==> v35: inputs <==
Design recon_top_level, start of the top module:
module recon_top_level#(parameter WIDTH = 15)( 
input [WIDTH:0] Xo, Zo , Yo,
input clk,
input ext_reset,
input [1:0] sel,
output [WIDTH:0] mac_out,
output [WIDTH:0] f,
input af_en,
output complete
);
clock: 12.9 ns
lec_check: 0
abc_area: 0
cap_margin: 20
cell_pad_in_sites_detail_placement: 2
core_aspect_ratio: 1.14
core_margin: 6
core_utilization: 71
cts_cluster_diameter: 291
gpl_routability_driven: 0
gpl_timing_driven: 0
min_routing_layer: met2
setup_slack_margin: 1.63
slew_margin: 10
tns_end_percent: 80
run.sh (not shown) runs the stock make flow with config.mk's settings and CLKGATE_MAP_FILE=.
==> v9 (differences from v35) <==
==> flow/config.mk (replaced) <==
export PLATFORM = sky130hd
export DESIGN_NAME = recon_top_level
export DESIGN_NICKNAME = recon_top_level
export VERILOG_FILES = /design/flow/design.v
export SDC_FILE = /design/flow/constraint.sdc
export NUM_CORES = 4
export LEC_CHECK = 0
export CAP_MARGIN = 20
export CORE_MARGIN = 2
export CORE_UTILIZATION = 65
export SLEW_MARGIN = 20
==> flow/constraint.sdc (replaced) <==
create_clock -name core_clock -period 6.68 [get_ports {clk}]
set_input_delay 1.3360 -clock core_clock [delete_from_list [all_inputs] [get_ports {clk}]]
set_output_delay 1.3360 -clock core_clock [all_outputs]
set_load 0.01 [all_outputs]
==> comparison table <==
Multiplexer fraction of the synthesized cell area: v9 10.6%; v35 10.6%
Yosys top cell by instances: v9 sky130_fd_sc_hd__nand2_1; v35 sky130_fd_sc_hd__nand2_1
Library cell occupying the most area in the post-synthesis netlist: v9 sky130_fd_sc_hd__edfxtp_1; v35 sky130_fd_sc_hd__edfxtp_1
PortBufs: v9 85; v35 84
Mapped Nets: v9 2,664; v35 2,664
Post-Syn Area per Cell: v9 8.27 sq um; v35 8.27 sq um
Area reported by Yosys stat: v9 0.0202 sq mm; v35 0.0202 sq mm
Top cell type's share of synthesized area: v9 21.4%; v35 21.4%
Die outline height: v9 180 microns; v35 192 microns
Basic Gates by Area: v9 17.7%; v35 17.7%
Die extent in x: v9 180 microns; v35 170 microns
FF+latch count, synth: v9 199; v35 199
FP Core Util: v9 66.1%; v35 72.7%
Number of cell rows: v9 64; v35 65
Distinct cells, synth: v9 99; v35 99
Core ar.: v9 0.0306 sq mm; v35 0.0278 sq mm
Result of the run: v9 complete, but fails checks; v35 did not finish
Stage where the flow stopped: v9 -; v35 detailed placement
Reasons for failing layout checks: v9 negative setup slack; v35 -
Part of the Yosys area used for sequential elements: v9 26.8%; v35 26.8%
Total die area: v9 0.0325 sq mm; v35 0.0327 sq mm
YS warnings: v9 7; v35 7
Post-synthesis async set-or-reset flop share: v9 0%; v35 0%
Post-synthesis share of cell area spent on and-or and or-and gates: v9 21.1%; v35 21.1%


==> run a <==
==> flow/design.v <==
`timescale 1ns / 1ps
module add_sub #(parameter WIDTH = 15)(
input signed [WIDTH:0] a,b,
input sel, 
output signed [WIDTH:0] out
);
wire [WIDTH+1:0] sum;
assign sum = sel?a-b:a+b;
assign out = {sum[WIDTH+1],sum[WIDTH-1:0]};
endmodule
`timescale 1ns / 1ps
module mux #(parameter WIDTH = 15)(
input [WIDTH:0] a,b,
input sel,
output [WIDTH:0]out
);
assign out = sel?b:a;
endmodule
`timescale 1ns / 1ps
module shifter#(parameter WIDTH = 15)(
input signed [WIDTH:0] a,
output signed [WIDTH:0] b,
input m , 
input [3:0] i
);
assign b = m? (a)>>>i :((i!=0)?(a)>>>(i-1):a);
endmodule
`timescale 1ns / 1ps
module rom#(parameter WIDTH = 15)(
input clk,
input sel ,
input [3:0] i,
output [WIDTH:0] rom_out
    );
 reg [WIDTH:0] rom_mem [0:19] ;
 initial begin
 rom_mem[0] =  16'b0000010000000000;
 rom_mem[1] =  16'b0000001000000000;
 rom_mem[2] =  16'b0000000100000000;
 rom_mem[3] =  16'b0000000010000000;
 rom_mem[4] =  16'b0000000001000000;
 rom_mem[5] =  16'b0000000000100000;
 rom_mem[6] =  16'b0000000000010000;
 rom_mem[7] =  16'b0000000000001000;
 rom_mem[8] =  16'b0000000000000100;
 rom_mem[9] =  16'b0000000000000010;
 rom_mem[10] =  16'b0000001000110010;
 rom_mem[11] =  16'b0000000100000110;
 rom_mem[12] =  16'b0000000010000001;
 rom_mem[13] =  16'b0000000001000000;
 rom_mem[14] =  16'b0000000000100000;
 rom_mem[15] =  16'b0000000000010000;
 rom_mem[16] =  16'b0000000000001000;
 rom_mem[17] =  16'b0000000000000100;
 rom_mem[18] =  16'b0000000000000010;
 rom_mem[19] =  16'b0000000000000001;
 end   
 assign rom_out = sel?rom_mem[i+9]:rom_mem[i-1];
endmodule
`timescale 1ns / 1ps
module recon_controlpath(
input clk,reset,
output reg selmx,selmy,selmz,
output reg [3:0]  i
);
reg start;
always @ (posedge clk) begin
    if(reset) begin 
        i <= 0;
        selmx <= 0;
        selmy <= 0;
        selmz <= 0; 
        start <= 1;
    end
    else if(start) begin
        if(i!=0) begin
        selmx <= 1;
        selmy <= 1;
        selmz <= 1; 
        end
        if(i != 10) begin
         i <= i+1;
        end
        else if (i==10) begin
            start <= 0;
            i <= 0;
            selmx <= 0;
            selmy <= 0;
            selmz <= 0; 
        end
    end
end
endmodule
`timescale 1ns / 1ps
module recon_datapath#(parameter WIDTH = 15)(
input clk,
input m,div,
input [WIDTH:0] Xo,Yo,Zo ,
input selmx,selmy,selmz,
output reg [WIDTH:0] Xout,Yout, Zout,
input [WIDTH:0] z_rom,
input [3:0] i
);
wire [WIDTH:0] x_mux, y_mux , z_mux;
wire [WIDTH:0] x_asout, y_asout , z_asout; 
wire [WIDTH:0] x_fout;
mux m_x(Xo , Xout , selmx , x_mux);
mux m_y(Yo , Yout , selmy , y_mux);
mux m_z(Zo , Zout , selmz , z_mux);
reg [WIDTH:0] Xi , Yi , Zi;
wire di = div?(~y_mux[15]):z_mux[15];
always @ (posedge clk) begin 
if(i!=0) begin
    Xout <= x_fout;
    Yout <= y_asout;
    Zout <= z_asout;
end
end
wire [WIDTH:0] x_sft, y_sft; 
shifter shftx(x_mux ,x_sft ,m, i);
shifter shfty(y_mux ,y_sft,m, i);
add_sub X_as(x_mux , y_sft ,di, x_asout);
add_sub Y_as(y_mux , x_sft ,di, y_asout);
add_sub Z_as(z_mux , z_rom ,~(di), z_asout);
mux m_xout(x_mux, x_asout , m , x_fout);
endmodule
`timescale 1ns / 1ps
module recon#(parameter WIDTH = 15)(
input clk,reset,m,div,
input [WIDTH:0] Xo, Yo ,Zo,
output [WIDTH:0] Xout , Yout , Zout,
output [3:0] i
);
wire selmx,selmy,selmz;
wire [WIDTH:0] rom_out ;
recon_datapath dt(clk,m,div,Xo,Yo,Zo,selmx, selmy,selmz,Xout, Yout, Zout ,rom_out, i);
recon_controlpath ct(clk,reset,selmx,selmy,selmz,i);
rom rm(clk,m,i,rom_out);
endmodule
`timescale 1ns / 1ps
module latch#(parameter WIDTH=15)(
input [WIDTH:0] Xout,Yout,Zout,
input [3:0] i,
input clk,reset,
output reg [WIDTH:0] X_H,Y_H,Z_H,
input af_en);
always@(posedge clk) begin
    if(reset) begin
        X_H<=16'b0;
        Y_H<=16'b0;
        Z_H<=16'b0;
    end
    else if(i==10&af_en)begin
        X_H<=16'b0000010011010100;
        Y_H<=16'b0;
        Z_H<=Yout;
    end
end
endmodule
`timescale 1ns / 1ps
module ResetLogic#(parameter WIDTH=15 )(
input ext_reset,
input clk,
output reg reset1,reset2,reset3,complete
);
reg [5:0] counter;
always@(posedge clk)begin
    if(ext_reset) begin
        reset1<=1;
        reset2<=1;
        reset3 <=1;
        complete <= 0;
        counter<=0;
    end
    else if(counter==0)begin
        counter<=counter+1;
        reset1<=0;
    end
    else if(counter==11) begin
        reset2<=0;
        counter <= counter + 1;
    end
    else if (counter == 22) begin 
        reset3 <= 0;
        counter <= counter + 1;
    end
    else if(counter ==33) begin
        complete <= 1;
    end
    else if(counter <34) begin 
        counter <= counter + 1;
    end
end
endmodule
`timescale 1ns / 1ps
module Neuron#(parameter WIDTH=15)(
input [WIDTH:0] Xo,Yo,Zo,
input clk,reset,
output [WIDTH:0] Sin_H,Cos_H,Z, 
output reset3,complete,
output [WIDTH:0] Yout,
input af_en
);
wire reset1,reset2;
wire zz;
assign Z=Yout;
wire[WIDTH:0] Xout,Zout;
wire [3:0] i1,i2;
wire [WIDTH:0] X_H,Y_H,Z_H;
reg [3:0] i1_d;
ResetLogic RL(reset,clk,reset1,reset2,reset3,complete);
recon linear(clk,reset1,1'b0,1'b0,Xo, Yo ,Zo,Xout , Yout , Zout, i1);
always @(posedge clk) i1_d <= i1;
latch l1(Xout,Yout,Zout, i1_d,clk,reset1,X_H,Y_H,Z_H,af_en);
recon hyperbolic(clk,reset2,1'b1,1'b0,X_H,Y_H,Z_H,Cos_H,Sin_H,zz,i2);
endmodule
`timescale 1ns / 1ps
module recon_top_level#(parameter WIDTH = 15)( 
input [WIDTH:0] Xo, Zo , Yo,
input clk,
input ext_reset,
input [1:0] sel,
output [WIDTH:0] mac_out,
output [WIDTH:0] f,
input af_en,
output complete
);
wire [WIDTH:0] z, coshz, sinhz;
wire reset3;
Neuron #(WIDTH)inneuron(Xo,Yo,Zo,clk,ext_reset, sinhz,coshz,z,reset3,complete,mac_out,af_en);
wire sign_z=z[WIDTH];
wire [WIDTH:0]relu ;
assign relu=sign_z?0:z;
wire [WIDTH:0] ez, ez_1;
add_sub #(WIDTH) adder1(coshz, sinhz, sel[0], ez);
add_sub #(WIDTH) adder2(ez, 16'b0000010000000000, sel[0], ez_1);
wire [WIDTH:0] w2,w3;
wire [WIDTH:0] divisor , dividend;
mux  #(WIDTH)m1(ez, coshz, sel[0], w2);
mux #(WIDTH) m2(ez_1, sinhz, sel[0], w3);
wire [WIDTH:0] div_out;
assign divisor =  {w3[15], (w3[14:0]>>2) };
assign dividend = {w2[15], (w2[14:0]>>2) };
wire [WIDTH:0] X_divout,Y_divout;
recon #(WIDTH) r_div(
 clk,reset3,1'b0,1'b1,
divisor, dividend ,16'b0,
 X_divout , Y_divout , div_out
);
assign f=sel[1]?(sel[0]?mac_out:relu):div_out;  
endmodule
==> flow/run.sh <==
#!/bin/bash
# the make line also repeats each setting of config.mk as NAME=value (left out here)
make -C /OpenROAD-flow-scripts/flow DESIGN_CONFIG=/design/flow/config.mk WORK_HOME=/design/flow/orfs CLKGATE_MAP_FILE= finish
==> flow/config.mk <==
export PLATFORM = sky130hd
export DESIGN_NAME = recon_top_level
export DESIGN_NICKNAME = recon_top_level
export VERILOG_FILES = /design/flow/design.v
export SDC_FILE = /design/flow/constraint.sdc
export NUM_CORES = 4
export LEC_CHECK = 0
export ABC_AREA = 1
export CAP_MARGIN = 20
export CORE_MARGIN = 6
export CORE_UTILIZATION = 61
export CTS_CLUSTER_DIAMETER = 246
export CTS_CLUSTER_SIZE = 100
export GPL_ROUTABILITY_DRIVEN = 0
export MIN_ROUTING_LAYER = met1
export PLACE_DENSITY_LB_ADDON = 0.28
export SETUP_SLACK_MARGIN = 1.63
export SLEW_MARGIN = 40
export TNS_END_PERCENT = 35
==> flow/constraint.sdc <==
create_clock -name core_clock -period 12.9 [get_ports {clk}]
set_input_delay 2.5800 -clock core_clock [delete_from_list [all_inputs] [get_ports {clk}]]
set_output_delay 2.5800 -clock core_clock [all_outputs]
set_load 0.01 [all_outputs]
==> run b: changes against run a <==
- ABC_AREA: 1 -> default
- CORE_MARGIN: 6 -> 2
- CORE_UTILIZATION: 61 -> 40
- CTS_CLUSTER_DIAMETER: 246 -> default
- CTS_CLUSTER_SIZE: 100 -> default
- GPL_ROUTABILITY_DRIVEN: 0 -> default
- MIN_ROUTING_LAYER: met1 -> default
- PLACE_DENSITY_LB_ADDON: 0.28 -> default
- SETUP_SLACK_MARGIN: 1.63 -> default
- SLEW_MARGIN: 40 -> 20
- TNS_END_PERCENT: 35 -> default
==> flow/constraint.sdc (replaced) <==
create_clock -name core_clock -period 8.5 [get_ports {clk}]
set_input_delay 1.7000 -clock core_clock [delete_from_list [all_inputs] [get_ports {clk}]]
set_output_delay 1.7000 -clock core_clock [all_outputs]
set_load 0.01 [all_outputs]
==> run c: changes against run a <==
- CORE_MARGIN: 6 -> 2
- CORE_UTILIZATION: 61 -> 69
- CTS_CLUSTER_DIAMETER: 246 -> default
- CTS_CLUSTER_SIZE: 100 -> default
- GPL_ROUTABILITY_DRIVEN: 0 -> default
- MIN_ROUTING_LAYER: met1 -> default
- PLACE_DENSITY_LB_ADDON: 0.28 -> default
- SETUP_SLACK_MARGIN: 1.63 -> default
- SLEW_MARGIN: 40 -> 20
- TNS_END_PERCENT: 35 -> default
==> flow/constraint.sdc (replaced) <==
create_clock -name core_clock -period 4.8 [get_ports {clk}]
set_input_delay 0.9600 -clock core_clock [delete_from_list [all_inputs] [get_ports {clk}]]
set_output_delay 0.9600 -clock core_clock [all_outputs]
set_load 0.01 [all_outputs]
==> summary of the runs <==
In run a the sequential power is lower than in run b, by 35%.
Run c ended with an error in global routing (GRT-0232). Run b finished clean. Run a passed the timing, DRC and antenna checks.
Against run b, the critical path depth of run a is higher by 12.
Against run b, the worst hold slack of run a is worse by 0.0099 ns.
Against run b, the worst setup slack of run a is higher by 2.9 ns.
Power is estimated from default activity; no workload was simulated.
